==> exp/violet <==
==> flow/design.v <==
`timescale 1ns / 1ps
module frequency_divider
    # ( parameter
        freq = 1000
    )
    (
        input  wire clk100MHz,  
        input  wire rst,        
        output reg  clk_div,    
        output wire tick        
    );
    localparam LOOP_COUNTER_AT = 100_000_000 / freq / 2 ;
    reg [clog2(LOOP_COUNTER_AT)-1:0] count;
    always @( posedge(clk100MHz) )
    begin
        if(rst)
        begin : counter_reset
            count   <= 0;
            clk_div <= 1'b0;
        end
        else
        begin : counter_operate
            if (count == (LOOP_COUNTER_AT - 1))
            begin : counter_loop
                count   <= 0;
                clk_div <= ~clk_div;
            end
            else
            begin : counter_increment
                count   <= count + 1;
                clk_div <= clk_div;
            end
        end
    end
    assign tick = (count == (LOOP_COUNTER_AT - 1)) && !clk_div;
    function integer clog2(input integer number);
        begin
            clog2 = 0;
            while (number)
            begin
                clog2  = clog2 + 1;
                number = number >> 1;
            end
        end
    endfunction
endmodule
`timescale 1ns / 1ps
module clock_managment_unit(
    input wire clk,
    input wire rst,
    output wire clk_100MHz,
    output wire clk_40MHz,
    output wire clk_1KHz,
    output wire tick_40MHz,   
    output wire tick_1KHz     
    );
    frequency_divider 
    #(
        .freq(1000000)   
    )    
    my_1K_divider(
        .clk100MHz(clk),
        .rst(rst),
        .clk_div(clk_1KHz),
        .tick(tick_1KHz)
    );
    frequency_divider 
    #(
        .freq(40000000)
    )    
    my_40M_divider(
        .clk100MHz(clk),
        .rst(rst),
        .clk_div(clk_40MHz),
        .tick(tick_40MHz)
    );
     assign clk_100MHz =clk;
endmodule
`timescale 1ns / 1ps
module sensor_handler(
    input wire clk,
    input wire rst,
    input wire [3:0] sensors,
    output reg [10:0] position
    );
reg [10:0] position_nxt;
always @(posedge clk) begin
    if(rst)
        position <= 0;
    else 
        position <= position_nxt;
end
always @(*) begin
    case(sensors)
    4'b1001:    position_nxt = 500;
    4'b0111:    position_nxt = 1000;
    4'b0011:    position_nxt = 750;
    4'b1110:    position_nxt = 1;
    4'b1100:    position_nxt = 250;
    4'b1011:    position_nxt = 625;
    4'b1101:    position_nxt = 375;
    4'b0001:    position_nxt = 666;
    4'b1000:    position_nxt = 333;
    default:    position_nxt = 1023;    
endcase
end
endmodule
`timescale 1ns / 1ps
module pid(
    input wire clk,
    input wire en,   
    input wire rst,
    input wire [10:0] position,
    input wire kp_sw, ki_sw, kd_sw,  
    output reg [10:0] pid_output
    );
reg signed [10:0] error, error_nxt, error_sum, error_sum_nxt, error_dif, error_dif_nxt, error_prev;
reg signed [12:0] p, p_nxt, i, i_nxt, d, d_nxt;
reg signed [10:0] output_loaded_nxt, output_buf, output_buf_nxt;
localparam  
    K_P      = 1,
    K_P_DEN  = 2,
    K_I      = 5,
    K_I_DEN  = 100,
    K_D      = 1,
    K_D_DEN  = 200,
    TIME_DIV = 100;
always @(posedge clk) begin
    if(rst) begin
        error         <= 0;
        error_sum     <= 0;
        error_dif     <= 0;
        error_prev    <= 0;
        p             <= 0;
        i             <= 0;
        d             <= 0;
        output_buf    <= 0;
        pid_output    <= 0;
    end
    else if(en) begin 
        error         <= error_nxt;
        error_sum     <= error_sum_nxt;
        error_dif     <= error_dif_nxt;
        error_prev    <= error;
        p             <= p_nxt;
        i             <= i_nxt;
        d             <= d_nxt;
        output_buf    <= output_buf_nxt;
        pid_output    <= output_loaded_nxt;
    end
end
always @(*) begin
    error_nxt = 500 - position;
    error_sum_nxt = (error == 0) ? 0 : (error_sum + error);
    error_dif_nxt = error - error_prev;
    p_nxt = kp_sw ? (K_P * error)/K_P_DEN : 0;
    i_nxt = ki_sw ? (K_I * error_sum)/(TIME_DIV * K_I_DEN) : 0;
    d_nxt = kd_sw ? (K_D * error_dif * TIME_DIV)/K_D_DEN : 0;
    output_buf_nxt = p + i + d + 500;
    if(output_buf < 0) output_loaded_nxt = 0;
    else if(output_buf > 1000) output_loaded_nxt = 0;
    else output_loaded_nxt = output_buf;
end
endmodule
`timescale 1ns / 1ps
module servo_handler(
    input  wire clk,
    input  wire en,   
    input  wire rst,
    input  wire [10:0] pid_output,
    output reg  [7:0] servo_l,
    output reg  [7:0] servo_r
    );
reg [7:0] servo_l_nxt;
reg [7:0] servo_r_nxt;
reg [3:0] state,state_nxt;
reg [20:0] counter,counter_nxt;
reg [10:0] pid_buf;
localparam        
    idle              = 3'b000,
    turn_left         = 3'b001,
    turn_right        = 3'b010,
    stop              = 3'b111,
    servo_l_on        = 8'd157,
    servo_r_on        = 8'd137,
    servo_off         = 1'd0;
always @(posedge clk) begin
    if(rst) begin
        servo_l <=0;
        servo_r <=0;
        state   <=0;
        counter <=0;
        pid_buf <=0;
    end
    else if(en) begin
        servo_l <= servo_l_nxt;
        servo_r <= servo_r_nxt;
        state   <= state_nxt;
        counter <= counter_nxt;
        pid_buf <= pid_output;
    end
end
always @(*) begin
    servo_l_nxt = 0;
    servo_r_nxt = 0;
    counter_nxt = 0;
    case (state)
        idle: begin 
            counter_nxt=0;          
            if(pid_buf == 239) begin
                state_nxt =stop;
            end
            else if(pid_buf > 500) begin
                state_nxt=turn_left;
            end  
            else if(pid_buf < 500) begin
                state_nxt=turn_right;
            end
            else begin
                state_nxt=idle;
                servo_l_nxt = servo_l_on;
                servo_r_nxt = servo_r_on; 
            end    
        end      
        turn_right: begin
            counter_nxt=counter+1;
            servo_l_nxt = servo_l_on;
            servo_r_nxt =servo_off;
            if(counter >= pid_buf)
                state_nxt=idle;
            else
                state_nxt=turn_right;
        end
        turn_left: begin
            counter_nxt=counter+1;
            servo_l_nxt = servo_off;
            servo_r_nxt =servo_r_on;
            if(pid_buf < 500 || counter >= pid_buf - 500)
                state_nxt=idle;
            else
                state_nxt=turn_left;
        end
        stop: begin
            servo_l_nxt = servo_off;
            servo_r_nxt =servo_off;
            if(pid_buf == 239)
                state_nxt =stop;
            else 
                state_nxt=idle;
        end     
        default: state_nxt=idle;        
    endcase    
end
endmodule
`timescale 1ns / 1ps
module servo_to_PWM(
   input wire clk,
   input wire rst,
   input wire [7:0] servo_L,
   input wire [7:0] servo_R,
   output reg PWM_L,
   output reg PWM_R
   );
reg PWM_L_nxt;
reg PWM_R_nxt;
reg [19:0] counter,counter_nxt;
reg [20:0] servo_l_mul,servo_r_mul;
reg [7:0] servo_L_buf, servo_R_buf;
always@ (posedge clk) begin
   if(rst) begin
      counter <=0;
      PWM_L   <=0;
      PWM_R   <=0;
   end
   else begin
      counter <=counter_nxt;
      PWM_L   <=PWM_L_nxt;
      PWM_R   <=PWM_R_nxt;
   end
end 
always @* begin
   servo_l_mul =servo_L *1000;
   servo_r_mul =servo_R *1000;
   counter_nxt = counter+1;
   if(counter > 1000000) begin
      counter_nxt=0;
   end
   if(counter > servo_l_mul) begin
      PWM_L_nxt=0;
   end
   else begin
      PWM_L_nxt =1;
   end
   if(counter >servo_r_mul) begin
      PWM_R_nxt=0;
   end
   else begin
      PWM_R_nxt =1;
   end
end 
endmodule
`timescale 1ns / 1ps
module main(
    input wire clk,
    input wire rst,
    input wire [3:0] sensor,
    input wire [2:0] sw,
    output wire [1:0] servo
    );
wire [7:0] Servo_R;
wire [7:0] Servo_L;
wire clk_40MHz;
wire clk_1KHz;
wire clk_100MHz;
wire tick_40MHz;
wire tick_1KHz;
wire [10:0] pid_output, position;
servo_handler my_servo (
    .clk(clk_100MHz),
    .en(tick_1KHz),
    .rst(rst),
    .servo_l(Servo_L),
    .servo_r(Servo_R),
    .pid_output(pid_output)
);       
servo_to_PWM my_PWM(
    .clk(clk_100MHz),
    .rst(rst),
    .servo_L(Servo_L),
    .servo_R(Servo_R),
    .PWM_L(servo[0]),
    .PWM_R(servo[1])
);
clock_managment_unit my_clk(
.clk(clk),
.rst(rst),
.clk_100MHz(clk_100MHz),
.clk_40MHz(clk_40MHz),
.clk_1KHz(clk_1KHz),
.tick_40MHz(tick_40MHz),
.tick_1KHz(tick_1KHz)
);
pid my_pid(
    .kp_sw(sw[0]),
    .ki_sw(sw[1]),
    .kd_sw(sw[2]),
    .clk(clk_100MHz),
    .en(tick_40MHz),
    .rst(rst),
    .position(position),
    .pid_output(pid_output)
);
sensor_handler my_sensors(
    .clk(clk_100MHz),
    .rst(rst),
    .sensors(sensor),
    .position(position)
);
endmodule
==> flow/run.sh <==
#!/bin/bash
# the make line also repeats each setting of config.mk as NAME=value (left out here)
make -C /OpenROAD-flow-scripts/flow DESIGN_CONFIG=/design/flow/config.mk WORK_HOME=/design/flow/orfs CLKGATE_MAP_FILE= finish
==> flow/config.mk <==
export PLATFORM = sky130hd
export DESIGN_NAME = main
export DESIGN_NICKNAME = main
export VERILOG_FILES = /design/flow/design.v
export SDC_FILE = /design/flow/constraint.sdc
export NUM_CORES = 4
export LEC_CHECK = 0
export ABC_AREA = 1
export CAP_MARGIN = 20
export CORE_ASPECT_RATIO = 1.39
export CORE_MARGIN = 2
export CORE_UTILIZATION = 72
export CTS_CLUSTER_SIZE = 79
export HOLD_SLACK_MARGIN = -0.08
export PLACE_DENSITY_LB_ADDON = 0.01
export SLEW_MARGIN = 20
export TNS_END_PERCENT = 5
==> flow/constraint.sdc <==
create_clock -name core_clock -period 11.0 [get_ports {clk}]
set_input_delay 2.2000 -clock core_clock [delete_from_list [all_inputs] [get_ports {clk}]]
set_output_delay 2.2000 -clock core_clock [all_outputs]
set_load 0.01 [all_outputs]
==> exp/raven: changes against exp/violet <==
==> flow/config.mk (replaced) <==
export PLATFORM = sky130hd
export DESIGN_NAME = main
export DESIGN_NICKNAME = main
export VERILOG_FILES = /design/flow/design.v
export SDC_FILE = /design/flow/constraint.sdc
export NUM_CORES = 4
export LEC_CHECK = 0
export ABC_AREA = 1
export CAP_MARGIN = 20
export CORE_MARGIN = 2
export CORE_UTILIZATION = 72
export CTS_CLUSTER_SIZE = 99
export PLACE_DENSITY = 0.36
export SETUP_SLACK_MARGIN = -0.5
export SLEW_MARGIN = 20
==> flow/constraint.sdc (replaced) <==
create_clock -name core_clock -period 7.53 [get_ports {clk}]
set_input_delay 1.5060 -clock core_clock [delete_from_list [all_inputs] [get_ports {clk}]]
set_output_delay 1.5060 -clock core_clock [all_outputs]
set_load 0.01 [all_outputs]
==> notes <==
- exp/raven stopped in global routing (5_1_grt) on DPL-0038. exp/violet produced a layout that fails on setup timing.
- Synthesized cell count is the same in exp/raven and exp/violet.
- Area after synthesis is the same in exp/violet and exp/raven.
- In die area, exp/violet and exp/raven hardly differ.
